==> flow/design.v <==
`timescale 1ns/1ps
module base2_alu #(
  parameter LAT_BIN = 1,   
  parameter LAT_DEC = 8,   
  parameter LAT_DUO = 6    
)(
  input  wire        clk,
  input  wire        rst,
  input  wire        start,
  input  wire [3:0]  opcode,
  input  wire [15:0] a,
  input  wire [15:0] b,
  output reg         busy,
  output reg         done,
  output reg  [31:0] result
);
  reg [7:0] countdown;
  wire [7:0] lat_sel =
      (opcode <= 4'd2) ? LAT_BIN :
      ((opcode <= 4'd5) ? LAT_DEC : LAT_DUO);
  wire [31:0] res_bin =
      (opcode==4'd0)   ? (a + b) :
      (opcode==4'd1)   ? (a - b) :
      (opcode==4'd2)   ? (a * b) :
      (opcode==4'd3)   ? (a + b) :
      (opcode==4'd4)   ? (a - b) :
      (opcode==4'd5) ? (a * 16'd10) :
      (opcode==4'd6) ? (a + b) :
      (opcode==4'd7) ? (a - b) :
      (opcode==4'd8)  ? (a * 16'd3) : 32'd0;
  always @(posedge clk) begin
    if (rst) begin
      busy <= 1'b0; done <= 1'b0; countdown <= 8'd0; result <= 32'd0;
    end else begin
      done <= 1'b0;
      if (start && !busy) begin
        busy      <= 1'b1;
        countdown <= (lat_sel==0) ? 1 : lat_sel;
      end else if (busy) begin
        if (countdown > 8'd1) begin
          countdown <= countdown - 8'd1;
        end else begin
          busy   <= 1'b0;
          done   <= 1'b1;
          result <= res_bin;
        end
      end
    end
  end
endmodule
`timescale 1ns/1ps
module base10_alu #(
  parameter LAT_DEC = 1,   
  parameter LAT_BIN = 6,   
  parameter LAT_DUO = 6    
)(
  input  wire        clk,
  input  wire        rst,
  input  wire        start,
  input  wire [3:0]  opcode,
  input  wire [15:0] a,
  input  wire [15:0] b,
  output reg         busy,
  output reg         done,
  output reg  [31:0] result
);
  reg [7:0] countdown;
  wire [7:0] lat_sel =
      ((opcode>=4'd3) && (opcode<=4'd5)) ? LAT_DEC :
      ((opcode<=4'd2) ? LAT_BIN : LAT_DUO);
  wire [31:0] res_bin =
      (opcode==4'd0)   ? (a + b) :
      (opcode==4'd1)   ? (a - b) :
      (opcode==4'd2)   ? (a * b) :
      (opcode==4'd3)   ? (a + b) :
      (opcode==4'd4)   ? (a - b) :
      (opcode==4'd5) ? (a * 16'd10) :
      (opcode==4'd6) ? (a + b) :
      (opcode==4'd7) ? (a - b) :
      (opcode==4'd8)  ? (a * 16'd3) : 32'd0;
  always @(posedge clk) begin
    if (rst) begin
      busy <= 1'b0; done <= 1'b0; countdown <= 8'd0; result <= 32'd0;
    end else begin
      done <= 1'b0;
      if (start && !busy) begin
        busy      <= 1'b1;
        countdown <= (lat_sel==0) ? 1 : lat_sel;
      end else if (busy) begin
        if (countdown > 8'd1) begin
          countdown <= countdown - 8'd1;
        end else begin
          busy   <= 1'b0;
          done   <= 1'b1;
          result <= res_bin;
        end
      end
    end
  end
endmodule
`timescale 1ns/1ps
module base12_alu #(
  parameter LAT_DUO = 1,   
  parameter LAT_BIN = 6,   
  parameter LAT_DEC = 8    
)(
  input  wire        clk,
  input  wire        rst,
  input  wire        start,
  input  wire [3:0]  opcode,
  input  wire [15:0] a,
  input  wire [15:0] b,
  output reg         busy,
  output reg         done,
  output reg  [31:0] result
);
  reg [7:0] countdown;
  wire [7:0] lat_sel =
      ((opcode>=4'd6) && (opcode<=4'd8)) ? LAT_DUO :
      ((opcode<=4'd2) ? LAT_BIN : LAT_DEC);
  wire [31:0] res_bin =
      (opcode==4'd0)   ? (a + b) :
      (opcode==4'd1)   ? (a - b) :
      (opcode==4'd2)   ? (a * b) :
      (opcode==4'd3)   ? (a + b) :
      (opcode==4'd4)   ? (a - b) :
      (opcode==4'd5) ? (a * 16'd10) :
      (opcode==4'd6) ? (a + b) :
      (opcode==4'd7) ? (a - b) :
      (opcode==4'd8)  ? (a * 16'd3) : 32'd0;
  always @(posedge clk) begin
    if (rst) begin
      busy <= 1'b0; done <= 1'b0; countdown <= 8'd0; result <= 32'd0;
    end else begin
      done <= 1'b0;
      if (start && !busy) begin
        busy      <= 1'b1;
        countdown <= (lat_sel==0) ? 1 : lat_sel;
      end else if (busy) begin
        if (countdown > 8'd1) begin
          countdown <= countdown - 8'd1;
        end else begin
          busy   <= 1'b0;
          done   <= 1'b1;
          result <= res_bin;
        end
      end
    end
  end
endmodule
`timescale 1ns/1ps
module router_extended #(
  parameter B2_LAT_BIN  = 1, B2_LAT_DEC  = 8, B2_LAT_DUO  = 6,
  parameter B10_LAT_DEC = 1, B10_LAT_BIN = 6, B10_LAT_DUO = 6,
  parameter B12_LAT_DUO = 1, B12_LAT_BIN = 6, B12_LAT_DEC = 8
)(
  input  wire        clk,
  input  wire        rst,
  input  wire        start,
  input  wire [2:0]  cond_sel,
  input  wire [3:0]  opcode,
  input  wire [15:0] op_a,
  input  wire [15:0] op_b,
  output reg         busy,
  output reg         done,
  output reg  [31:0] result
);
  localparam [1:0] ROUTE_SENTINEL = 2'd3;
  wire [1:0] forced_target = (cond_sel <= 3'd2) ? cond_sel[1:0] : ROUTE_SENTINEL;
  wire [1:0] full_router_target =
      (opcode <= 4'd2)   ? 2'd0 :
      (opcode <= 4'd5) ? 2'd1 :
                                  2'd2;
  localparam [1:0] DUO_FALLBACK_TARGET = (B10_LAT_DUO <= B2_LAT_DUO) ? 2'd1 : 2'd0;
  wire [1:0] router_210_target =
      (opcode <= 4'd2)   ? 2'd0 :
      (opcode <= 4'd5) ? 2'd1 :
                                  DUO_FALLBACK_TARGET;
  wire [1:0] routed_target =
      (forced_target != ROUTE_SENTINEL) ? forced_target :
      (cond_sel == 3'd3) ? full_router_target :
      (cond_sel == 3'd4) ? router_210_target :
                           full_router_target;  
  reg  start_b2, start_b10, start_b12;
  wire busy_b2, done_b2;   wire [31:0] res_b2;
  wire busy_b10, done_b10; wire [31:0] res_b10;
  wire busy_b12, done_b12; wire [31:0] res_b12;
  base2_alu #(.LAT_BIN(B2_LAT_BIN), .LAT_DEC(B2_LAT_DEC), .LAT_DUO(B2_LAT_DUO)) u_b2(
    .clk(clk), .rst(rst), .start(start_b2), .opcode(opcode), .a(op_a), .b(op_b),
    .busy(busy_b2), .done(done_b2), .result(res_b2)
  );
  base10_alu #(.LAT_DEC(B10_LAT_DEC), .LAT_BIN(B10_LAT_BIN), .LAT_DUO(B10_LAT_DUO)) u_b10(
    .clk(clk), .rst(rst), .start(start_b10), .opcode(opcode), .a(op_a), .b(op_b),
    .busy(busy_b10), .done(done_b10), .result(res_b10)
  );
  base12_alu #(.LAT_DUO(B12_LAT_DUO), .LAT_BIN(B12_LAT_BIN), .LAT_DEC(B12_LAT_DEC)) u_b12(
    .clk(clk), .rst(rst), .start(start_b12), .opcode(opcode), .a(op_a), .b(op_b),
    .busy(busy_b12), .done(done_b12), .result(res_b12)
  );
  localparam S_IDLE=0, S_WAIT=1;
  reg [0:0] st;
  always @(posedge clk) begin
    if (rst) begin
      st <= S_IDLE; busy <= 1'b0; done <= 1'b0;
      start_b2 <= 1'b0; start_b10 <= 1'b0; start_b12 <= 1'b0;
      result <= 32'd0;
    end else begin
      done <= 1'b0;
      start_b2 <= 1'b0; start_b10 <= 1'b0; start_b12 <= 1'b0;
      case (st)
        S_IDLE: begin
          if (start) begin
            busy <= 1'b1;
            if (routed_target==2'd0) start_b2  <= 1'b1;
            if (routed_target==2'd1) start_b10 <= 1'b1;
            if (routed_target==2'd2) start_b12 <= 1'b1;
            st <= S_WAIT;
          end
        end
        S_WAIT: begin
          if ( (routed_target==2'd0 && done_b2) ||
               (routed_target==2'd1 && done_b10) ||
               (routed_target==2'd2 && done_b12) ) begin
            result <= (routed_target==2'd0) ? res_b2 :
                      (routed_target==2'd1) ? res_b10 :
                                              res_b12;
            done   <= 1'b1;
            busy   <= 1'b0;
            st     <= S_IDLE;
          end
        end
      endcase
    end
  end
endmodule
Settings: LEC_CHECK=0, ABC_AREA=1, CAP_MARGIN=20, CORE_MARGIN=2, CORE_UTILIZATION=72, PLACE_DENSITY=0.42, SETUP_SLACK_MARGIN=0.61, SLEW_MARGIN=20, TNS_END_PERCENT=15; clock period 5.59 ns.
run.sh (not shown) runs the stock make flow with config.mk's settings and CLKGATE_MAP_FILE=.
The starting point ended with an error in 5_1_grt, error GRT-0116.
Then changed:
ABC_AREA = default   (was 1)
CORE_UTILIZATION = 40   (was 72)
PLACE_DENSITY = default   (was 0.42)
SETUP_SLACK_MARGIN = default   (was 0.61)
TNS_END_PERCENT = default   (was 15)
clock period = 8.87 ns   (was 5.59 ns; I/O delays follow)
This time the run finished clean.
Area after synthesis shrinks by 7.5%.
Die area grows by 65%.
Synthesized cell count shrinks by 25%.

---

Setup of job 104:
RTL: the design.v shown in full above, as it stands there.
Settings: LEC_CHECK=0, ABC_AREA=1, CAP_MARGIN=20, CELL_PAD_IN_SITES_GLOBAL_PLACEMENT=0, CORE_ASPECT_RATIO=1.81, CORE_MARGIN=2, CORE_UTILIZATION=45, CTS_CLUSTER_DIAMETER=255, CTS_CLUSTER_SIZE=98, GPL_ROUTABILITY_DRIVEN=0, MIN_ROUTING_LAYER=met1, PLACE_DENSITY_LB_ADDON=0.1, SETUP_SLACK_MARGIN=-0.55, SLEW_MARGIN=40, TNS_END_PERCENT=15; clock period 5.55 ns.
Job 104 -> stages 100% | layout checks FAIL | negative setup slack
#### Input delta (job 103 over job 104)
- CORE_UTILIZATION now 70, was 45
- CORE_ASPECT_RATIO now 0.72, was 1.81
- GPL_ROUTABILITY_DRIVEN now 1, was 0
- TNS_END_PERCENT no longer set, was 15
- CTS_CLUSTER_SIZE now 15, was 98
- SETUP_SLACK_MARGIN now -0.0, was -0.55
- ABC_AREA no longer set, was 1
- the clock period (ns, I/O delays scaled along) now 6.71, was 5.55
## What came out
Job 103: complete, dirty (negative setup slack)
Relative to job 104, clock buffer and inverter area fraction after layout has increased by 0.63 points in job 103.
met2 capacity usage during global routing on job 103 is up relative to job 104.
When job 103 is set beside job 104, its clock network fraction of total power turns out to be 0.2 points smaller.
Comparing job 104 and job 103, the higher CTS buffer count was measured on job 103.
Run comparison: job 103 capturing element of the worst setup path u_b12.result[24]; job 104 capturing element of the worst setup path u_b12.result[23]

---

RTL: the design.v shown in full above, as it stands there.
clock: 10.0 ns
lec_check: 0
cap_margin: 20
core_margin: 2
core_utilization: 40
slew_margin: 20
Rerun with:
--- a/flow/config.mk
+++ b/flow/config.mk
@@ -8,4 +8,12 @@
 export CAP_MARGIN = 20
+export CORE_ASPECT_RATIO = 1.68
 export CORE_MARGIN = 2
-export CORE_UTILIZATION = 40
-export SLEW_MARGIN = 20
+export CORE_UTILIZATION = 70
+export GPL_ROUTABILITY_DRIVEN = 1
+export GPL_TIMING_DRIVEN = 0
+export HOLD_SLACK_MARGIN = -0.08
+export MAX_ROUTING_LAYER = met5
+export PLACE_DENSITY = 0.37
+export SETUP_SLACK_MARGIN = 1.3
+export SLEW_MARGIN = 10
+export TNS_END_PERCENT = 15
What happened: Non-clock buffer count increases by 84. Sequential power is about the same. Utilization rose by 33 points.
Rerun with:
==> flow/config.mk (replaced) <==
export PLATFORM = sky130hd
export DESIGN_NAME = router_extended
export DESIGN_NICKNAME = router_extended
export VERILOG_FILES = /design/flow/design.v
export SDC_FILE = /design/flow/constraint.sdc
export NUM_CORES = 4
export LEC_CHECK = 0
export CAP_MARGIN = 20
export CORE_MARGIN = 2
export CORE_UTILIZATION = 70
export CTS_CLUSTER_SIZE = 25
export SLEW_MARGIN = 20
==> flow/constraint.sdc (replaced) <==
create_clock -name core_clock -period 7.66 [get_ports {clk}]
set_input_delay 1.5320 -clock core_clock [delete_from_list [all_inputs] [get_ports {clk}]]
set_output_delay 1.5320 -clock core_clock [all_outputs]
set_load 0.01 [all_outputs]
Effect:
- non-clock buffer count goes up by 40
- sequential share of layout area goes down by 0.58 points
- total power goes up by 43%
- wire length goes down by 12%
- sequential cell count is unchanged
- via count goes down by 1.4%
- worst hold slack loses 0.0037 ns
- critical path depth does not change
Rerun with:
--- a/flow/config.mk
+++ b/flow/config.mk
@@ -9,4 +9,3 @@
 export CORE_MARGIN = 2
-export CORE_UTILIZATION = 70
-export CTS_CLUSTER_SIZE = 25
+export CORE_UTILIZATION = 61
 export SLEW_MARGIN = 20
==> flow/constraint.sdc (replaced) <==
create_clock -name core_clock -period 4.95 [get_ports {clk}]
set_input_delay 0.9900 -clock core_clock [delete_from_list [all_inputs] [get_ports {clk}]]
set_output_delay 0.9900 -clock core_clock [all_outputs]
set_load 0.01 [all_outputs]
With this change the flow reached the layout checks and failed them: setup timing.
Utilization drops by 0.34 points.
Sequential cell count is unchanged.
Register-to-register slack loses 2.9 ns.
Worst setup slack got worse by 1.6 ns.
Non-clock buffer count increases by 175.
Combinational power went up by 130%.
Design area rises by 14%.
First-iteration DRC count goes down by 5.9%.
Synthesized cell count stays the same.

---

job 2672:
Starts from the design.v that is shown in full above.
Settings: LEC_CHECK=0, CAP_MARGIN=20, CORE_MARGIN=2, CORE_UTILIZATION=70, CTS_CLUSTER_SIZE=37, SETUP_SLACK_MARGIN=0.21, SLEW_MARGIN=20; clock period 6.77 ns.
Job 2672 had finished all stages when the layout checks came back failing, citing negative setup slack.
Inputs modified between job 2672 and job 8027:
- CTS_CLUSTER_SIZE changed from 37 to 35
- SETUP_SLACK_MARGIN changed from 0.21 to 1.48
- the clock period (ns, I/O delays scaled along) changed from 6.77 to 4.95
Notes after the runs:
Looking at the logs for job 2672 and job 8027, the single run that did not finish was job 8027. Layout checks on job 2672: not met. Flow itself completed; violations: negative setup slack. Re area of placed instances: job 2672 was lower than job 8027. Comparing job 8027 against job 2672, there is no change at all in chip area from the yosys synthesis statistics. Relative to job 2672, quantity of gates resized following cts has increased by 89 in job 8027. Mean cell area of the mapped netlist: job 8027 vs job 2672 identical. Diff job 8027..job 2672 | total clock sinks | unchanged. Delta (job 8027 minus job 2672): number of ports placed on the die boundary ~0 delta; post-CTS setup buffer count has increased.

---

old:
Starts from the design.v that is shown in full above.
==> flow/config.mk <==
export PLATFORM = sky130hd
export DESIGN_NAME = router_extended
export DESIGN_NICKNAME = router_extended
export VERILOG_FILES = /design/flow/design.v
export SDC_FILE = /design/flow/constraint.sdc
export NUM_CORES = 4
export LEC_CHECK = 0
export CAP_MARGIN = 10
export CELL_PAD_IN_SITES_DETAIL_PLACEMENT = 2
export CELL_PAD_IN_SITES_GLOBAL_PLACEMENT = 3
export CORE_ASPECT_RATIO = 0.58
export CORE_MARGIN = 5
export CORE_UTILIZATION = 40
export CTS_CLUSTER_DIAMETER = 395
export GPL_ROUTABILITY_DRIVEN = 0
export MAX_ROUTING_LAYER = met5
export PLACE_DENSITY = 0.79
export SETUP_SLACK_MARGIN = 2.31
export SLEW_MARGIN = 40
==> flow/constraint.sdc <==
create_clock -name core_clock -period 8.16 [get_ports {clk}]
set_input_delay 1.6320 -clock core_clock [delete_from_list [all_inputs] [get_ports {clk}]]
set_output_delay 1.6320 -clock core_clock [all_outputs]
set_load 0.01 [all_outputs]
--- input diff old..new ---
- GPL_ROUTABILITY_DRIVEN: 0 -> unset
- CORE_ASPECT_RATIO: 0.58 -> unset
- CELL_PAD_IN_SITES_GLOBAL_PLACEMENT: 3 -> unset
- CTS_CLUSTER_DIAMETER: 395 -> unset
- CELL_PAD_IN_SITES_DETAIL_PLACEMENT: 2 -> unset
- SLEW_MARGIN: 40 -> 20
- CAP_MARGIN: 10 -> 20
- CORE_UTILIZATION: 40 -> 70
- CORE_MARGIN: 5 -> 2
- PLACE_DENSITY: 0.79 -> unset
- MAX_ROUTING_LAYER: met5 -> unset
- SETUP_SLACK_MARGIN: 2.31 -> 1.48
- the clock period (ns, I/O delays scaled along): 8.16 -> 4.95
Notes after the runs:
new vs old — height of the die dropped 7.2 um.
Delta (new minus old): synthesized cell count now sits at about the same level, die area now sits lower.
Going from old to new, post-DP HPWL shrank by more than 10%.
Number of CTS-inserted buffers ended up 8 higher on new than on old.
For the deepest clock path buffer count, new came in 1 higher than old did.
Placed instance area, old and new, higher one = new.
Diff old -> new: worst slack after detailed placement decreased 1.99 ns, floorplan utilization increased 30 points, quantity of gates resized following cts increased 3.
Comparing old against new, there is no change at all in xor and xnor fraction of the mapped netlist area.
Summary of old and new: one run falls short of a clean finish, namely new.
Status: new FAILED at 5_1_grt (tool error)
Power figures rest on the tool's default switching activity, not on a simulated workload.
